== job 2928 ==
==> flow/design.v <==
module JAM (
input CLK,
input RST,
output reg [2:0] W,
output reg [2:0] J,
input [6:0] Cost,
output [3:0] MatchCount,
output [9:0] MinCost,
output Valid );
parameter INIT  = 4'b0000;
parameter COMP  = 4'b0001;
parameter CHAN  = 4'b0010;
parameter FIND  = 4'b0011;
parameter EXCH  = 4'b0100;
parameter REV   = 4'b0101;
parameter GIVE  = 4'b0110;
parameter COUNT = 4'b0111;
parameter VALID = 4'b1000;
reg [3:0] curr_state;
reg [3:0] next_state;
parameter [0:3*128-1] mapTbl = {3'd7, 3'd6, 3'd5, 3'd6, 3'd4, 3'd6, 3'd5, 3'd6, 3'd3, 3'd6, 3'd5, 3'd6, 3'd4, 3'd6, 3'd5, 3'd6,
                            	3'd2, 3'd6, 3'd5, 3'd6, 3'd4, 3'd6, 3'd5, 3'd6, 3'd3, 3'd6, 3'd5, 3'd6, 3'd4, 3'd6, 3'd5, 3'd6,
                            	3'd1, 3'd6, 3'd5, 3'd6, 3'd4, 3'd6, 3'd5, 3'd6, 3'd3, 3'd6, 3'd5, 3'd6, 3'd4, 3'd6, 3'd5, 3'd6,
                	            3'd2, 3'd6, 3'd5, 3'd6, 3'd4, 3'd6, 3'd5, 3'd6, 3'd3, 3'd6, 3'd5, 3'd6, 3'd4, 3'd6, 3'd5, 3'd6,
                		  	    3'd0, 3'd6, 3'd5, 3'd6, 3'd4, 3'd6, 3'd5, 3'd6, 3'd3, 3'd6, 3'd5, 3'd6, 3'd4, 3'd6, 3'd5, 3'd6,
                			    3'd2, 3'd6, 3'd5, 3'd6, 3'd4, 3'd6, 3'd5, 3'd6, 3'd3, 3'd6, 3'd5, 3'd6, 3'd4, 3'd6, 3'd5, 3'd6,
                			    3'd1, 3'd6, 3'd5, 3'd6, 3'd4, 3'd6, 3'd5, 3'd6, 3'd3, 3'd6, 3'd5, 3'd6, 3'd4, 3'd6, 3'd5, 3'd6,
                				3'd2, 3'd6, 3'd5, 3'd6, 3'd4, 3'd6, 3'd5, 3'd6, 3'd3, 3'd6, 3'd5, 3'd6, 3'd4, 3'd6, 3'd5, 3'd6};
reg [0:6] compare;
reg [3:0] permutation [0:7];
reg [3:0] permutation_rot [0:7];
reg [3:0] permutation_ex [0:7];
reg [1:0] FIND_count;
wire [2:0] rot;
wire done;
reg [3:0] matchcount;
reg [9:0] mincost;
always@(posedge CLK) begin
	if(RST) curr_state <= INIT;
	else    curr_state <= next_state; 
end 
always@(*)begin
	case (curr_state)
	INIT  : next_state = COMP;
	COMP  : next_state = CHAN;  
	CHAN  : next_state = FIND;  
	FIND  : if(FIND_count==2) next_state = EXCH;  
	        else next_state = FIND;
	EXCH  : next_state = REV;  
	REV   : next_state = GIVE;  
	GIVE  : next_state = COUNT;
	COUNT : if(done) next_state = VALID;
			else next_state = COMP;
	VALID : next_state =  INIT;
	default : next_state = INIT;
	endcase
end
reg [3:0] count;
reg [9:0] cost;
reg start;
always@(posedge CLK) begin
	if(RST) start <= 0;
	else if(~RST) start <= 1;
	else start <= start;
end 
always@(posedge CLK) begin
	if(RST) begin
		W <= 0;
		J <= 0;
		count <= 1;
	end
	else begin
		W <= count >= 8 ? 0 : count;
		J <= permutation[count >= 8 ? 0 : count];
		if(count == 10) begin
			count <= 2;
			W <= 1;
			J <= permutation[1];
		end
		else begin
			count <= count + 1;
		end
	end
end
always@(posedge CLK) begin
	if(curr_state==INIT) begin
		mincost <= 10'd1023;
		matchcount <= 0;
		cost <= 0;
	end
	else if(start)begin
		cost <= cost + Cost;
		if(count == 10) begin
			if(cost < mincost)begin
				mincost <= cost;
				matchcount <= 1;
			end
			else if(cost == mincost)begin
				matchcount <= matchcount + 1;
			end
			cost <= 0;
		end
	end
end
assign MatchCount = matchcount;
assign MinCost = mincost;
always@(posedge CLK)begin
	if(curr_state == COMP) begin
		compare[6] <= permutation[6] < permutation[7];
		compare[5] <= permutation[5] < permutation[6];
		compare[4] <= permutation[4] < permutation[5];
		compare[3] <= permutation[3] < permutation[4];
		compare[2] <= permutation[2] < permutation[3];
		compare[1] <= permutation[1] < permutation[2];
		compare[0] <= permutation[0] < permutation[1];
	end
end
assign rot = mapTbl[compare*3+:3];
always @(posedge CLK) begin
	if(curr_state == CHAN) begin
  		permutation_rot[0] <= 0<=rot || (0>rot && permutation[0]<permutation[rot]) ? 8 : permutation[0];
  		permutation_rot[1] <= 1<=rot || (1>rot && permutation[1]<permutation[rot]) ? 8 : permutation[1];
  		permutation_rot[2] <= 2<=rot || (2>rot && permutation[2]<permutation[rot]) ? 8 : permutation[2];
  		permutation_rot[3] <= 3<=rot || (3>rot && permutation[3]<permutation[rot]) ? 8 : permutation[3];
  		permutation_rot[4] <= 4<=rot || (4>rot && permutation[4]<permutation[rot]) ? 8 : permutation[4];
  		permutation_rot[5] <= 5<=rot || (5>rot && permutation[5]<permutation[rot]) ? 8 : permutation[5];
  		permutation_rot[6] <= 6<=rot || (6>rot && permutation[6]<permutation[rot]) ? 8 : permutation[6];
  		permutation_rot[7] <= 7<=rot || (7>rot && permutation[7]<permutation[rot]) ? 8 : permutation[7];
  	end
end
reg [2:0] minIdx1;
reg [2:0] minIdx2;
reg [2:0] minIdx3;
reg [2:0] minIdx4;
reg [2:0] minIdx11;
reg [2:0] minIdx22;
reg [2:0] minIdx;
always@(posedge CLK)begin
	if(curr_state==INIT) begin
		FIND_count <= 0;
	end
	if(curr_state==FIND && FIND_count==0)begin
		minIdx4 <= permutation_rot[7] > permutation_rot[6] ? 6 : 7;
		minIdx3 <= permutation_rot[5] > permutation_rot[4] ? 4 : 5;
		minIdx2 <= permutation_rot[3] > permutation_rot[2] ? 2 : 3;
		minIdx1 <= permutation_rot[1] > permutation_rot[0] ? 0 : 1;
		FIND_count <= 1;
	end
	else if(curr_state==FIND && FIND_count==1)begin
		minIdx22 <= permutation_rot[minIdx4] > permutation_rot[minIdx3] ? minIdx3 : minIdx4;
		minIdx11 <= permutation_rot[minIdx2] > permutation_rot[minIdx1] ? minIdx1 : minIdx2;
		FIND_count <= 2;
	end
	else if(curr_state==FIND && FIND_count==2)begin
		minIdx <= permutation_rot[minIdx22] > permutation_rot[minIdx11] ? minIdx11 : minIdx22;
		FIND_count <= 0;
	end
	else begin
		FIND_count <= 0;
	end
end
always@(posedge CLK) begin
	if(curr_state==COMP) begin
		permutation_ex[0] <= permutation[0];
		permutation_ex[1] <= permutation[1];
		permutation_ex[2] <= permutation[2];
		permutation_ex[3] <= permutation[3];
		permutation_ex[4] <= permutation[4];
		permutation_ex[5] <= permutation[5];
		permutation_ex[6] <= permutation[6];
		permutation_ex[7] <= permutation[7];
	end
	else if(curr_state==EXCH) begin
		permutation_ex[rot] <= permutation[minIdx];
		permutation_ex[minIdx] <= permutation[rot];
	end
	else if(curr_state == REV)begin
		if(0>rot)
			permutation_ex[0] <= permutation_ex[7-(0-rot-1)];
		if(1>rot)
			permutation_ex[1] <= permutation_ex[7-(1-rot-1)];
		if(2>rot)
			permutation_ex[2] <= permutation_ex[7-(2-rot-1)];
		if(3>rot)
			permutation_ex[3] <= permutation_ex[7-(3-rot-1)];
		if(4>rot)
			permutation_ex[4] <= permutation_ex[7-(4-rot-1)];
		if(5>rot)
			permutation_ex[5] <= permutation_ex[7-(5-rot-1)];
		if(6>rot)
			permutation_ex[6] <= permutation_ex[7-(6-rot-1)];
		if(7>rot)
			permutation_ex[7] <= permutation_ex[7-(7-rot-1)];
	end
end
always@(posedge CLK)begin
	if(curr_state == INIT) begin
		permutation[0] <= 0;
		permutation[1] <= 1;
		permutation[2] <= 2;
		permutation[3] <= 3;
		permutation[4] <= 4;
		permutation[5] <= 5;
		permutation[6] <= 6;
		permutation[7] <= 7;
	end
	else if(curr_state == GIVE) begin
		permutation[0] <= permutation_ex[0];
		permutation[1] <= permutation_ex[1];
		permutation[2] <= permutation_ex[2];
		permutation[3] <= permutation_ex[3];
		permutation[4] <= permutation_ex[4];
		permutation[5] <= permutation_ex[5];
		permutation[6] <= permutation_ex[6];
		permutation[7] <= permutation_ex[7];
	end
end
assign done = compare==0;
assign Valid = (curr_state == VALID);
endmodule
Settings: LEC_CHECK=0, CAP_MARGIN=5, CELL_PAD_IN_SITES_GLOBAL_PLACEMENT=0, CORE_ASPECT_RATIO=0.89, CORE_MARGIN=2, CORE_UTILIZATION=72, CTS_CLUSTER_DIAMETER=68, CTS_CLUSTER_SIZE=44, GPL_ROUTABILITY_DRIVEN=1, MAX_ROUTING_LAYER=met5, PLACE_DENSITY=0.36, SLEW_MARGIN=30, TNS_END_PERCENT=100; clock period 2.09 ns.
run.sh (not shown) runs the stock make flow with config.mk's settings and CLKGATE_MAP_FILE=.
Seen in the log of job 2928: DPL-0038 during clock tree synthesis, after which the run never completed.
What job 1330 does differently from job 2928 at the input level:
Settings: CTS_CLUSTER_DIAMETER: 68 -> unset; SLEW_MARGIN: 30 -> 20; CORE_ASPECT_RATIO: 0.89 -> unset; CELL_PAD_IN_SITES_GLOBAL_PLACEMENT: 0 -> unset; CAP_MARGIN: 5 -> 20; TNS_END_PERCENT: 100 -> unset; GPL_ROUTABILITY_DRIVEN: 1 -> unset; MAX_ROUTING_LAYER: met5 -> unset; CTS_CLUSTER_SIZE: 44 -> unset; PLACE_DENSITY: 0.36 -> unset; the clock period (ns, I/O delays scaled along): 2.09 -> 9.22.
### Flow results
Per the final summary, job 1330 finished and its layout is clean on timing, DRC and antenna.
Job 1330 vs. job 2928: synthesized area held, async set or reset register ratio after synthesis neither gained nor lost much, count of different cell masters after synthesis held steady, area after detailed placement saw a decrease, share of the synthesized netlist area taken by xor and xnor gates ~0 delta.
Job 2928 -> job 1330: chip area in the Yosys report delta 0, exact match
Diff job 2928 -> job 1330: vertical die dimension grew by about 6%, number of placed instances with taps included shrank by 381.
When job 1330 is set beside job 2928, its number of cell rows turns out to be 4.2% larger.
Job 1330 vs. job 2928: area of the core lower; die size roughly the same.
